==> flow/design.v <==
module DCIM (
    input clk,
    input rst_n,
    input in_valid,
    input [127:0] in_data1,
    input [127:0] in_data2,
    input [127:0] in_data3,
    input [127:0] in_data4, 
    output reg out_valid,
    output reg [12:0] O1,
    output reg [12:0] O2,
    output reg [12:0] O3,
    output reg [12:0] O4
);
reg [127:0] in_data1_dff, in_data2_dff, in_data3_dff, in_data4_dff;
always @(posedge clk) begin
    in_data1_dff <= in_data1;
    in_data2_dff <= in_data2;
    in_data3_dff <= in_data3;
    in_data4_dff <= in_data4;
end
reg in_valid_dff, in_valid_d2, in_valid_d3, in_valid_d4, in_valid_d5, in_valid_d6, in_valid_d7, in_valid_d8;
reg [1:0] cnt;
always @(posedge clk or negedge rst_n) begin
    if (!rst_n) begin
        in_valid_dff <= 1'b0;
        in_valid_d2 <= 1'b0;
        in_valid_d3 <= 1'b0;
        in_valid_d4 <= 1'b0;
        in_valid_d5 <= 1'b0;
        in_valid_d6 <= 1'b0;
        in_valid_d7 <= 1'b0;
        in_valid_d8 <= 1'b0;
    end
    else begin
        in_valid_dff <= in_valid;
        in_valid_d2 <= in_valid_dff;
        in_valid_d3 <= in_valid_d2;
        in_valid_d4 <= in_valid_d3;
        in_valid_d5 <= in_valid_d4;
        in_valid_d6 <= in_valid_d5;
        in_valid_d7 <= in_valid_d6;
        in_valid_d8 <= in_valid_d7;
    end
end
reg [4:0] sum1_1 [0:15], sum2_1 [0:15], sum3_1 [0:15], sum4_1 [0:15];
reg [5:0] sum1_2 [0:7], sum2_2 [0:7], sum3_2 [0:7], sum4_2 [0:7];
reg [6:0] sum1_3 [0:3], sum2_3 [0:3], sum3_3 [0:3], sum4_3 [0:3];
reg [7:0] sum1_4 [0:1], sum2_4 [0:1], sum3_4 [0:1], sum4_4 [0:1];
reg [8:0] sum1_5, sum2_5, sum3_5, sum4_5;
generate
    genvar i_1;
    for (i_1 = 0; i_1 < 16; i_1 = i_1 + 1) begin
        always @(posedge clk) begin
            sum1_1[i_1] <= in_data1_dff[127-i_1*8:124-i_1*8] + in_data1_dff[123-i_1*8:120-i_1*8];
            sum2_1[i_1] <= in_data2_dff[127-i_1*8:124-i_1*8] + in_data2_dff[123-i_1*8:120-i_1*8];
            sum3_1[i_1] <= in_data3_dff[127-i_1*8:124-i_1*8] + in_data3_dff[123-i_1*8:120-i_1*8];
            sum4_1[i_1] <= in_data4_dff[127-i_1*8:124-i_1*8] + in_data4_dff[123-i_1*8:120-i_1*8];
        end
    end
endgenerate
generate
    genvar i_2;
    for (i_2 = 0; i_2 < 8; i_2 = i_2 + 1) begin
        always @(posedge clk) begin
            sum1_2[i_2] <= sum1_1[i_2*2] + sum1_1[i_2*2+1];
            sum2_2[i_2] <= sum2_1[i_2*2] + sum2_1[i_2*2+1];
            sum3_2[i_2] <= sum3_1[i_2*2] + sum3_1[i_2*2+1];
            sum4_2[i_2] <= sum4_1[i_2*2] + sum4_1[i_2*2+1];
        end
    end
endgenerate
generate
    genvar i_3;
    for (i_3 = 0; i_3 < 4; i_3 = i_3 + 1) begin
        always @(posedge clk) begin
            sum1_3[i_3] <= sum1_2[i_3*2] + sum1_2[i_3*2+1];
            sum2_3[i_3] <= sum2_2[i_3*2] + sum2_2[i_3*2+1];
            sum3_3[i_3] <= sum3_2[i_3*2] + sum3_2[i_3*2+1];
            sum4_3[i_3] <= sum4_2[i_3*2] + sum4_2[i_3*2+1];
        end
    end
endgenerate
generate
    genvar i_4;
    for (i_4 = 0; i_4 < 2; i_4 = i_4 + 1) begin
        always @(posedge clk) begin
            sum1_4[i_4] <= sum1_3[i_4*2] + sum1_3[i_4*2+1];
            sum2_4[i_4] <= sum2_3[i_4*2] + sum2_3[i_4*2+1];
            sum3_4[i_4] <= sum3_3[i_4*2] + sum3_3[i_4*2+1];
            sum4_4[i_4] <= sum4_3[i_4*2] + sum4_3[i_4*2+1];
        end
    end
endgenerate
always @(posedge clk) begin
    sum1_5 <= sum1_4[0] + sum1_4[1];
    sum2_5 <= sum2_4[0] + sum2_4[1];
    sum3_5 <= sum3_4[0] + sum3_4[1];
    sum4_5 <= sum4_4[0] + sum4_4[1];
end
always @(posedge clk or negedge rst_n) begin
    if (!rst_n) begin
        cnt <= 2'd0;
    end
    else begin
        if (in_valid_d6) begin
            cnt <= cnt + 1;
        end
    end
end
reg [12:0] sum1, sum2, sum3, sum4;
always @(posedge clk or negedge rst_n) begin
    if (!rst_n) begin
        sum1 <= 13'b0;
        sum2 <= 13'b0;
        sum3 <= 13'b0;
        sum4 <= 13'b0;
    end
    else begin
        if (in_valid_d6) begin
            if (~|cnt) begin
                sum1 <= sum1_5;
                sum2 <= sum2_5;
                sum3 <= sum3_5;
                sum4 <= sum4_5;
            end else begin
                sum1 <= {sum1[11:0], 1'b0} + sum1_5;
                sum2 <= {sum2[11:0], 1'b0} + sum2_5;
                sum3 <= {sum3[11:0], 1'b0} + sum3_5;
                sum4 <= {sum4[11:0], 1'b0} + sum4_5;
            end
        end
    end
end
always @(posedge clk or negedge rst_n) begin
    if (!rst_n) begin
        O1 <= 13'b0;
        O2 <= 13'b0;
        O3 <= 13'b0;
        O4 <= 13'b0;
    end
    else begin
        if (in_valid_d7 & ~|cnt) begin
            O1 <= sum1;
            O2 <= sum2;
            O3 <= sum3;
            O4 <= sum4;
        end 
        else begin
            O1 <= 13'b0;
            O2 <= 13'b0;
            O3 <= 13'b0;
            O4 <= 13'b0;
        end
    end
end
always @(posedge clk or negedge rst_n) begin
    if (!rst_n) begin
        out_valid <= 1'b0;
    end
    else begin
        if (in_valid_d7 & ~|cnt) begin
            out_valid <= 1'b1;
        end
        else begin
            out_valid <= 1'b0;
        end
    end
end
endmodule
make LEC_CHECK=0 CAP_MARGIN=20 CORE_MARGIN=2 CORE_UTILIZATION=70 CTS_CLUSTER_SIZE=37 SETUP_SLACK_MARGIN=-0.13 SLEW_MARGIN=20 finish   # period 1.78 ns
run.sh (not shown) runs the stock make flow with config.mk's settings and CLKGATE_MAP_FILE=.
The starting point produced a layout that fails on setup timing.
==> next run, changes <==
- ABC_AREA: not set -> 1
- CORE_UTILIZATION: 70 -> 72
- CTS_CLUSTER_SIZE: 37 -> 98
- PLACE_DENSITY: not set -> 0.38
- SETUP_SLACK_MARGIN: -0.13 -> not set
- clock period: 1.78 -> 1.21 ns (I/O delays scaled with it)
Outcome:
- With this change the flow never finished: it broke off in clock tree synthesis (4_1_cts)
- die size is lower by 1.5%
- synthesized cell count climbs by 13%
- area after synthesis rises by 1.3%

* * *

== run A ==
// DCIM: RTL as listed in full above, without the edits since
clock: 2.4 ns
lec_check: 0
abc_area: 0
cap_margin: 20
core_margin: 2
core_utilization: 40
cts_cluster_size: 81
hold_slack_margin: 0.18
max_routing_layer: met5
slew_margin: 20
tns_end_percent: 15
Run A finished every stage and its layout cleared the timing, design-rule and antenna checks.
[inputs] run B vs run A
Settings: HOLD_SLACK_MARGIN no longer set, was 0.18; ABC_AREA now 1, was 0; CTS_CLUSTER_SIZE now 10, was 81; CORE_UTILIZATION now 72, was 40; MAX_ROUTING_LAYER no longer set, was met5; TNS_END_PERCENT no longer set, was 15; the clock period (ns, I/O delays scaled along) now 1.21, was 2.4.
[summary]
- Across run A and run B, a clean result was obtained everywhere but in run B.
- Against run A, run B reports a worst setup slack before clock tree synthesis that is lower.
- Run B: synthesized area is 660 um2 higher than what run A reported.
- From run A to run B the numbers moved as follows: unique cell type count in the Yosys netlist decreased 37%; height of the die decreased 25%.
Relative to run B, the following input files were edited for run C:
Settings: clearing CTS_CLUSTER_SIZE, which used to be 10; clearing ABC_AREA, which used to be 1; swapping 72 for 40 in CORE_UTILIZATION; swapping 1.21 for 2.4 in the clock period (ns, I/O delays scaled along).
==> results <==
The flow did not stop early for run C: all stages ran, and the layout cleared the timing, design-rule and antenna checks.
Lower gate count after technology mapping was reported by run C, not run B.
In the flow results for run C and run B, the area share of xor/xnor cells in the synthesized design is smaller on run B.
Worst setup slack after placement was higher in the run labelled run C.
Compared to run B, run C was floorplanned on a bigger die.
In run C, the summed instance area of the synthesized netlist came out 660 um2 below the value in run B.
The cell count after placement in run C was lower than what run B gave.
Changes in run D relative to run C:
Settings: an added CTS_CLUSTER_SIZE of 14; an added HOLD_SLACK_MARGIN of -0.05; a change of CORE_UTILIZATION from 40 to 70; an added CTS_CLUSTER_DIAMETER of 315; a change of the clock period (ns, I/O delays scaled along) from 2.4 to 1.95.
Results
- The final reports for run D and run C show count of instances resized after the clock tree is built higher in the former.
- Taking run D as 1.0, run C lands at 0.895 on cell-internal power.
- In the metrics for run D and run C, the one carrying the lower minimum clock period is run D.
- Run D: filler cell count in the final layout is 66% lower than what run C reported.
- Run D: complete, dirty (negative setup slack)
> inputs changed (run D -> run E)
Settings: PLACE_DENSITY now 0.86, previously not set; ABC_AREA now 1, previously not set; HOLD_SLACK_MARGIN no longer set, was -0.05; CTS_CLUSTER_SIZE now 98, was 14; CTS_CLUSTER_DIAMETER now 374, was 315; CORE_UTILIZATION now 72, was 70; the clock period (ns, I/O delays scaled along) now 1.21, was 1.95.
--- outcome ---
Run E: starting density of the core is 2.2 points higher than what run D reported.
Run E against run D: count of unique library cells instantiated by Yosys lower; area of the synthesized netlist per yosys stat picked up an extra about 1.3%; synthesized-area fraction occupied by adder cells now smaller; cell area after technology mapping went up 1.3%.
Run E vs run D — sequential cell area fraction in the yosys report dropped 0.72 points.
Run E vs. run D: complex-gate fraction of the synthesized area went down by 2.3 points.
Status: run E FAILED at clock tree synthesis (tool error)
Run E — count of mapped cells out of synthesis about 13% higher, run D as reference
Taking run D as the reference, in run E placed cell count went up 789, cell row count went down 1.0%.

* * *

// DCIM: RTL as listed in full above, without the edits since
Settings: LEC_CHECK=0, ABC_AREA=1, CAP_MARGIN=20, CORE_MARGIN=3, CORE_UTILIZATION=47, CTS_CLUSTER_DIAMETER=372, GPL_ROUTABILITY_DRIVEN=1, GPL_TIMING_DRIVEN=0, MAX_ROUTING_LAYER=met4, MIN_ROUTING_LAYER=met1, PLACE_DENSITY_LB_ADDON=0.0, SETUP_SLACK_MARGIN=-0.03, SLEW_MARGIN=15, TNS_END_PERCENT=90; clock period 3.05 ns.
Then changed:
Settings changed: MAX_ROUTING_LAYER met4 to default, PLACE_DENSITY from default to 0.76, PLACE_DENSITY_LB_ADDON 0.0 to default, TNS_END_PERCENT 90 to 5.
Maximum frequency drops by 8.4%. Area after synthesis stays the same. Critical path depth stays the same.
Then changed:
Settings changed: ABC_AREA 1 to default, CORE_MARGIN 3 to 2, CORE_UTILIZATION 47 to 72, CTS_CLUSTER_DIAMETER 372 to default, GPL_ROUTABILITY_DRIVEN 1 to default, GPL_TIMING_DRIVEN 0 to default, MIN_ROUTING_LAYER met1 to default, PLACE_DENSITY 0.76 to default, SETUP_SLACK_MARGIN -0.03 to 0.23, SLEW_MARGIN 15 to 20, TNS_END_PERCENT 5 to default.
Clock period 3.05 ns to 1.13 ns, I/O delays scaled along.
Outcome: Now the flow stopped in clock tree synthesis (DPL-0038); die size falls by a quarter to a third; synthesized area came out lower slightly; synthesized cell count shrinks by roughly a tenth.
Then changed:
Settings changed: CTS_CLUSTER_DIAMETER from default to 318, CTS_CLUSTER_SIZE from default to 14, SETUP_SLACK_MARGIN 0.23 to -0.13.
Clock period 1.13 ns to 1.78 ns, I/O delays scaled along.
After rerunning: The new run ran to the end with violations: setup timing. Die area stays the same. Area after synthesis is unchanged. Synthesized cell count is unchanged.

* * *

## oak
// DCIM: RTL as listed in full above, without the edits since
Settings: LEC_CHECK=0, CAP_MARGIN=20, CORE_MARGIN=2, CORE_UTILIZATION=67, CTS_CLUSTER_DIAMETER=360, CTS_CLUSTER_SIZE=14, HOLD_SLACK_MARGIN=0.27, SLEW_MARGIN=20; clock period 1.31 ns.
Run status, oak: aborted in 4_1_cts, error DPL-0033
## Diff of input files: pine against oak
Settings: CORE_UTILIZATION now 65, was 67; CTS_CLUSTER_SIZE now 98, was 14; ABC_AREA now 1, previously not set; HOLD_SLACK_MARGIN no longer set, was 0.27; CTS_CLUSTER_DIAMETER no longer set, was 360; the clock period (ns, I/O delays scaled along) now 1.21, was 1.31.
==> comparison <==
- pine | ERROR | 5_1_grt
- Post-synthesis cell type count, pine and oak: lower on pine
- When the final numbers for pine and oak were put side by side, the synthesized area per cell turned out to be greater in oak.
- The synthesized netlist net count in pine is 1.10 times that in oak.
- Between pine and oak, it is pine whose basic-gate share of the synthesized area counting and, or, nand and nor cells is higher, by 2.6 points.
### pine -> birch
Settings: removing ABC_AREA (formerly 1); changing CORE_UTILIZATION from 65 to 36; removing CTS_CLUSTER_SIZE (formerly 98); changing the clock period (ns, I/O delays scaled along) from 1.21 to 2.31.
### Flow results
- pine has lower xor/xnor cell area share of the yosys netlist than birch.
- Compared to pine, birch has site row count 35 higher.
- birch finished every step from synthesis to the final layout, and the layout passed the timing, design-rule and antenna checks.
- Going from pine to birch, count of instances resized after the clock tree is built decreased by 1,218 relative to the old numbers, post-synthesis chip area from yosys moved down, post-cts hold-fix buffer tally shows a reduction of 504, global placer's final weighted congestion shrank by about 5%.

* * *

// DCIM: RTL as listed in full above, without the edits since
clock: 2.54 ns
lec_check: 0
abc_area: 1
cap_margin: 0
core_margin: 2
core_utilization: 72
cts_cluster_diameter: 346
cts_cluster_size: 15
gpl_routability_driven: 0
hold_slack_margin: 0.29
min_routing_layer: met1
place_density: 0.65
setup_slack_margin: 0.76
slew_margin: 40
Next try:
==> flow/config.mk (replaced) <==
export PLATFORM = sky130hd
export DESIGN_NAME = DCIM
export DESIGN_NICKNAME = DCIM
export VERILOG_FILES = /design/flow/design.v
export SDC_FILE = /design/flow/constraint.sdc
export NUM_CORES = 4
export LEC_CHECK = 0
export ABC_AREA = 1
export CAP_MARGIN = 20
export CORE_MARGIN = 2
export CORE_UTILIZATION = 72
export CTS_CLUSTER_DIAMETER = 372
export GPL_ROUTABILITY_DRIVEN = 0
export HOLD_SLACK_MARGIN = 0.29
export MIN_ROUTING_LAYER = met1
export SETUP_SLACK_MARGIN = -0.11
export SLEW_MARGIN = 15
==> flow/constraint.sdc (replaced) <==
create_clock -name core_clock -period 1.59 [get_ports {clk}]
set_input_delay 0.3180 -clock core_clock [delete_from_list [all_inputs] [get_ports {clk}]]
set_output_delay 0.3180 -clock core_clock [all_outputs]
set_load 0.01 [all_outputs]
Result: Now the flow aborted during 5_1_grt with GRT-0232; synthesized area does not change; synthesized cell count is unchanged; die size does not change.
Next try:
--- a/flow/config.mk
+++ b/flow/config.mk
@@ -11,7 +11,5 @@
 export CORE_UTILIZATION = 72
-export CTS_CLUSTER_DIAMETER = 372
-export GPL_ROUTABILITY_DRIVEN = 0
-export HOLD_SLACK_MARGIN = 0.29
-export MIN_ROUTING_LAYER = met1
-export SETUP_SLACK_MARGIN = -0.11
-export SLEW_MARGIN = 15
+export CTS_CLUSTER_DIAMETER = 374
+export CTS_CLUSTER_SIZE = 98
+export PLACE_DENSITY = 0.4
+export SLEW_MARGIN = 20
==> flow/constraint.sdc (replaced) <==
create_clock -name core_clock -period 1.21 [get_ports {clk}]
set_input_delay 0.2420 -clock core_clock [delete_from_list [all_inputs] [get_ports {clk}]]
set_output_delay 0.2420 -clock core_clock [all_outputs]
set_load 0.01 [all_outputs]
Now the flow did not get past 4_1_cts.
Die size stays the same.
Synthesized area stays the same.
Synthesized cell count is unchanged.
Next try:
==> flow/config.mk (replaced) <==
export PLATFORM = sky130hd
export DESIGN_NAME = DCIM
export DESIGN_NICKNAME = DCIM
export VERILOG_FILES = /design/flow/design.v
export SDC_FILE = /design/flow/constraint.sdc
export NUM_CORES = 4
export LEC_CHECK = 0
export CAP_MARGIN = 20
export CORE_MARGIN = 2
export CORE_UTILIZATION = 40
export SLEW_MARGIN = 20
==> flow/constraint.sdc (replaced) <==
create_clock -name core_clock -period 2.31 [get_ports {clk}]
set_input_delay 0.4620 -clock core_clock [delete_from_list [all_inputs] [get_ports {clk}]]
set_output_delay 0.4620 -clock core_clock [all_outputs]
set_load 0.01 [all_outputs]
What happened:
- With this change the flow finished with timing, DRC and antenna clean
- die area grows by well over a third
- synthesized cell count goes down by roughly a tenth
- synthesized area falls slightly
